== v6 ==
## agc_ref_correction
module agc_ref_correction(
	input signed [11:0] ip_data, 
	input ip_clock,
	input ip_reset, 
	output [11:0] op_data
);
Size: about 460 flip-flops, ~26 I/O pins, roughly 28000 um2 of cells after synthesis.
export LEC_CHECK = 0
export CAP_MARGIN = 15
export CELL_PAD_IN_SITES_DETAIL_PLACEMENT = 2
export CELL_PAD_IN_SITES_GLOBAL_PLACEMENT = 2
export CORE_MARGIN = 4
export CORE_UTILIZATION = 40
export CTS_CLUSTER_SIZE = 37
export GPL_TIMING_DRIVEN = 0
export MAX_ROUTING_LAYER = met5
export PLACE_DENSITY_LB_ADDON = 0.29
export SLEW_MARGIN = 10
create_clock -name core_clock -period 10.0 [get_ports {ip_clock}]
run.sh (not shown) runs the stock make flow with config.mk's settings and CLKGATE_MAP_FILE=.
For v7, these inputs were changed with respect to v6:
- CORE_MARGIN now 6, was 4
- MAX_ROUTING_LAYER now met4, was met5
- CELL_PAD_IN_SITES_DETAIL_PLACEMENT now 1, was 2
- PLACE_DENSITY_LB_ADDON now 0.08, was 0.29
- SLEW_MARGIN now 20, was 10
- CELL_PAD_IN_SITES_GLOBAL_PLACEMENT no longer set, was 2
Notes after the runs:
v7 ended with every stage complete and zero timing, DRC or antenna violations. v6 has a higher global router's overall resource usage than v7. In the metrics for v7 and v6, the one carrying the lower latest clock arrival within the worst-skew pair is v7. The lower maximum number of pins on one net before global-route repair of v7 and v6 is in v7. Die area | v7 > v6. Comparing final core utilization for v7 and v6, the smaller number came from v6. Compared with v6, v7 improves clock period minus final worst setup slack. v6 leaves less setup margin than v7.


== north ==
Starting RTL as in the previous note.
Settings: LEC_CHECK=0, ABC_AREA=0, CAP_MARGIN=20, CELL_PAD_IN_SITES_DETAIL_PLACEMENT=0, CORE_ASPECT_RATIO=0.57, CORE_MARGIN=2, CORE_UTILIZATION=71, PLACE_DENSITY=0.65, SETUP_SLACK_MARGIN=1.42, SLEW_MARGIN=20, TNS_END_PERCENT=10; clock period 6.01 ns.
north ran in full, but the layout does not pass; the checks complain about setup timing.
diff inputs: north => south
- removing CORE_ASPECT_RATIO (formerly 0.57)
- removing PLACE_DENSITY (formerly 0.65)
- removing ABC_AREA (formerly 0)
- changing CORE_UTILIZATION from 71 to 61
- removing CELL_PAD_IN_SITES_DETAIL_PLACEMENT (formerly 0)
- removing TNS_END_PERCENT (formerly 10)
- changing SETUP_SLACK_MARGIN from 1.42 to 0.07
- changing the clock period (ns, I/O delays scaled along) from 6.01 to 5.28
[summary]
Fmax | south vs north | south faster. south vs. north: maximum clock skew at final layout climbed 0.0032 ns; worst hold slack roughly the same; final cell count increased 4.8%. Looking at insertion delay of the later-clocked pin in the worst-skew pair, south sits 0.05 ns above north. Although south finished all stages, its layout failed final checks on setup timing.
## Diff of input files: east against south
- SETUP_SLACK_MARGIN removed (was 0.07)
- ABC_AREA newly set to 1
- PLACE_DENSITY_LB_ADDON newly set to 0.01
- CORE_UTILIZATION changed from 61 to 72
- the clock period (ns, I/O delays scaled along) changed from 5.28 to 6.24
[summary]
Status east: flow complete, layout not clean - setup timing
On worst hold slack, east tracks south almost exactly.
From south to east the numbers moved as follows: number of nets in the layout rose by 258, post-detailed-routing wire length grew by 25%, routability congestion estimate climbed about 5%, die area now smaller.
south was routed with fewer vias than east.
east has more setup slack than south.
Compared with south, east shows global-route wire length before repair that has gone up by more than 10%.
Compare south and east | global-route usage over all layers lower: south
Of south and east, the run reporting the lower fraction of the mapped netlist area in simple logic gates was south.
east ends up with higher initial core utilization than south does.
diff inputs: east => west
- PLACE_DENSITY: unset -> 0.6
- PLACE_DENSITY_LB_ADDON: 0.01 -> unset
- the clock period (ns, I/O delays scaled along): 6.24 -> 4.44
==> results <==
Across east and west, no clean finish was achieved.
Every stage of east finished as expected; the final checks, on the other hand, flagged setup timing, which means the layout fails.
Diff east -> west: sequential share of layout area fell 1.7 points, non-clock buffer count rose 167, normalized max-slew margin rose 5.9 points, cell count of the worst reg-to-reg path rose 8.3%.
met2 capacity usage during global routing ended up 1.9 points higher on west than on east.
HPWL reported at the end of detailed placement went up by a few percent going from east to west.
Count of buffers added by post-CTS timing repair for setup: east and west compared, lower one is east
Modified inputs, middle compared to west
- ABC_AREA: 1 -> unset
- CORE_UTILIZATION: 72 -> 44
- the clock period (ns, I/O delays scaled along): 4.44 -> 5.67
Findings:
- middle finished all stages; layout check result: FAIL, due to setup timing.
- Compared to west, the routing of middle uses less wire.
- middle does better than west on final-layout worst hold slack.
- Comparing middle and west, the lower number of nets in the layout was measured on middle.
- Taking middle as 1.0, west lands at 1.2 on number of vias after detailed routing.
